==> v7 <==
## TL_UART
module TL_UART #(
    parameter [15:0] C_DEFAULT_BAUD_RATE = 16'd868,
    parameter C_DEFAULT_TX_ON = 1,
    parameter C_DEFAULT_RX_ON = 1,
    parameter C_TILELINK_ID_WIDTH = 1
) (
    input  wire                           uart_clock_i,
    input  wire                           uart_reset_i,
    input  wire [                    2:0] uart_a_opcode,
    input  wire [                    2:0] uart_a_param,
    input  wire [                    2:0] uart_a_size,
    input  wire [C_TILELINK_ID_WIDTH-1:0] uart_a_source,
    input  wire [                   11:0] uart_a_address,
    input  wire [                    3:0] uart_a_mask,
    input  wire [                   31:0] uart_a_data,
    input  wire                           uart_a_corrupt,
    input  wire                           uart_a_valid,
    output wire                           uart_a_ready,
    output wire [                    2:0] uart_d_opcode,
    output wire [                    1:0] uart_d_param,
    output wire [                    2:0] uart_d_size,
    output wire [C_TILELINK_ID_WIDTH-1:0] uart_d_source,
    output wire                           uart_d_denied,
    output wire [                   31:0] uart_d_data,
    output wire                           uart_d_corrupt,
    output wire                           uart_d_valid,
    input  wire                           uart_d_ready,
    input  wire                           UART_RX,
    output wire                           UART_TX,
    output wire                           UART_RX_IRQ,
    output wire                           UART_TX_IRQ
);
make LEC_CHECK=0 CAP_MARGIN=15 CORE_ASPECT_RATIO=0.97 CORE_MARGIN=2 CORE_UTILIZATION=72 CTS_CLUSTER_SIZE=39 MAX_ROUTING_LAYER=met4 PLACE_DENSITY=0.65 SETUP_SLACK_MARGIN=0.43 SLEW_MARGIN=20 finish   # period 2.63 ns
run.sh (not shown) runs the stock make flow with config.mk's settings and CLKGATE_MAP_FILE=.
==> v6 (differences from v7) <==
==> flow/config.mk (replaced) <==
export PLATFORM = sky130hd
export DESIGN_NAME = TL_UART
export DESIGN_NICKNAME = TL_UART
export VERILOG_FILES = /design/flow/design.v
export SDC_FILE = /design/flow/constraint.sdc
export NUM_CORES = 4
export LEC_CHECK = 0
export CAP_MARGIN = 20
export CORE_MARGIN = 2
export CORE_UTILIZATION = 69
export PLACE_DENSITY = 0.6
export SLEW_MARGIN = 20
==> flow/constraint.sdc (replaced) <==
create_clock -name core_clock -period 2.74 [get_ports {uart_clock_i}]
set_input_delay 0.5480 -clock core_clock [delete_from_list [all_inputs] [get_ports {uart_clock_i}]]
set_output_delay 0.5480 -clock core_clock [all_outputs]
set_load 0.01 [all_outputs]
==> v1 (differences from v7) <==
==> flow/config.mk (replaced) <==
export PLATFORM = sky130hd
export DESIGN_NAME = TL_UART
export DESIGN_NICKNAME = TL_UART
export VERILOG_FILES = /design/flow/design.v
export SDC_FILE = /design/flow/constraint.sdc
export NUM_CORES = 4
export LEC_CHECK = 0
export CAP_MARGIN = 15
export CORE_MARGIN = 2
export CORE_UTILIZATION = 72
export HOLD_SLACK_MARGIN = -0.06
export PLACE_DENSITY = 0.64
export SLEW_MARGIN = 20
==> results <==
item                                                                                              v7                       v6                          v1
Post-placement worst setup slack                                                             -344 ps                  -379 ps                     -508 ps
Slowest-stage cell, CP                                                       sky130_fd_sc_hd__xor2_1  sky130_fd_sc_hd__mux4_2  sky130_fd_sc_hd__a2111oi_0
Total die size                                                                          0.0420 sq mm             0.0438 sq mm                0.0420 sq mm
Seq power                                                                                    12.1 mW                  11.6 mW                     12.1 mW
Number of nets in the layout                                                                    2181                     2187                        2203
Buf+Inv Stages, Crit Path                                                                          2                        1                           2
Switching power of the nets                                                                  5.19 mW                  4.69 mW                     5.06 mW
Routed wire length on met2                                                             42700 microns            32600 microns               38000 microns
Number of violations reported at the end of detailed-routing iteration 0                        2662                     1797                        2239
Slew of the pin with the lowest slew margin                                                   938 ps                   880 ps                      935 ps
Pin count of the biggest net entering global routing                                              67                       65                          65
Vias in the first global route                                                                 18.6k                    17.1k                       18.0k
Post-route setup TNS                                                                         -603 ps                     0 ps                     -104 ps
Proportion of cell area occupied by registers                                                  55.5%                    58.0%                       57.6%
Largest stage delay on the critical path                                                      600 ps                   540 ps                      580 ps
Worst-path maximum fanout                                                                          2                       16                           7
Clk_buf instances                                                                                 91                       92                          89
Clk pin slew, worst setup/hold paths                                                           70 ps                    60 ps                       60 ps
Detailed-route vias per instance                                                                7.18                     6.32                        6.70
Placed standard-cell area                                                               0.0317 sq mm             0.0316 sq mm                0.0317 sq mm
Slack of the critical path                                                                   -523 ps                  76.2 ps                     -104 ps
Clock Skews                                                                                  20.7 ps                  20.6 ps                     27.2 ps
Sequential share of power                                                                      51.6%                    52.2%                       51.7%
Filler cells                                                                                    1355                     2129                        1719
Design Power                                                                                 23.4 mW                  22.2 mW                     23.4 mW
Result of the run                                                         complete, but fails checks  no timing/DRC/antenna violations  complete, but fails checks
Violated checks                                                                         setup timing                        -                setup timing


==> v24 <==
Starting RTL as in the previous note.
==> flow/config.mk <==
export PLATFORM = sky130hd
export DESIGN_NAME = TL_UART
export DESIGN_NICKNAME = TL_UART
export VERILOG_FILES = /design/flow/design.v
export SDC_FILE = /design/flow/constraint.sdc
export NUM_CORES = 4
export LEC_CHECK = 0
export ABC_AREA = 1
export CAP_MARGIN = 20
export CORE_MARGIN = 2
export CORE_UTILIZATION = 37
export CTS_CLUSTER_DIAMETER = 306
export CTS_CLUSTER_SIZE = 29
export GPL_ROUTABILITY_DRIVEN = 0
export GPL_TIMING_DRIVEN = 0
export HOLD_SLACK_MARGIN = 0.1
export MAX_ROUTING_LAYER = met4
export SETUP_SLACK_MARGIN = -0.26
export SLEW_MARGIN = 20
==> flow/constraint.sdc <==
create_clock -name core_clock -period 8.0 [get_ports {uart_clock_i}]
set_input_delay 1.6000 -clock core_clock [delete_from_list [all_inputs] [get_ports {uart_clock_i}]]
set_output_delay 1.6000 -clock core_clock [all_outputs]
set_load 0.01 [all_outputs]
==> v34: changes against v24 <==
Settings changed: ABC_AREA 1 to default, CORE_UTILIZATION 37 to 70, CTS_CLUSTER_DIAMETER 306 to 388, CTS_CLUSTER_SIZE 29 to default, GPL_ROUTABILITY_DRIVEN 0 to default, GPL_TIMING_DRIVEN 0 to default, HOLD_SLACK_MARGIN 0.1 to default, MAX_ROUTING_LAYER met4 to default, PLACE_DENSITY from default to 0.95, SETUP_SLACK_MARGIN -0.26 to 0.67.
==> flow/constraint.sdc (replaced) <==
create_clock -name core_clock -period 2.63 [get_ports {uart_clock_i}]
set_input_delay 0.5260 -clock core_clock [delete_from_list [all_inputs] [get_ports {uart_clock_i}]]
set_output_delay 0.5260 -clock core_clock [all_outputs]
set_load 0.01 [all_outputs]
==> results <==
metric	v34	v24
Number of input and output port buffers inserted	65	64
Die H	208 um	290 um
Status	stopped before the end	finished clean
Last stage reached	5_1_grt	-
TritonCTS Buffers	69	28
Post-DP Area	31600 sq um	32500 sq um
Placement Setup Slack	-478 ps	3430 ps
Multiplexer area fraction after synthesis	14.5%	0.0662%
Number of buffers added for setup after CTS	41	0
Synthesized instance count	1828	2901
Sequential cell area fraction in the yosys report	67.8%	65.2%
# H-tree levels	3	1
Instance count after placement with tap cells included	2480	4056
Basic Gates by Area	7.52%	16.8%
Summed standard-cell area reported by yosys	29100 sq um	30200 sq um
Cell Type Count	69	49
DIE WIDTH	208 um	290 um
Estimated wirelength of the detail-placed design	47100 um	59900 um
Adder and majority cell fraction of the synthesized area	1.60%	1.54%
Number of cells in Yosys stat	1828	2901
Rows	74	104
Average cell area after synthesis	15.9 sq um	10.4 sq um
Core box area	40900 sq um	80700 sq um
No activity file was given, so power comes from the tool's default toggle rates.
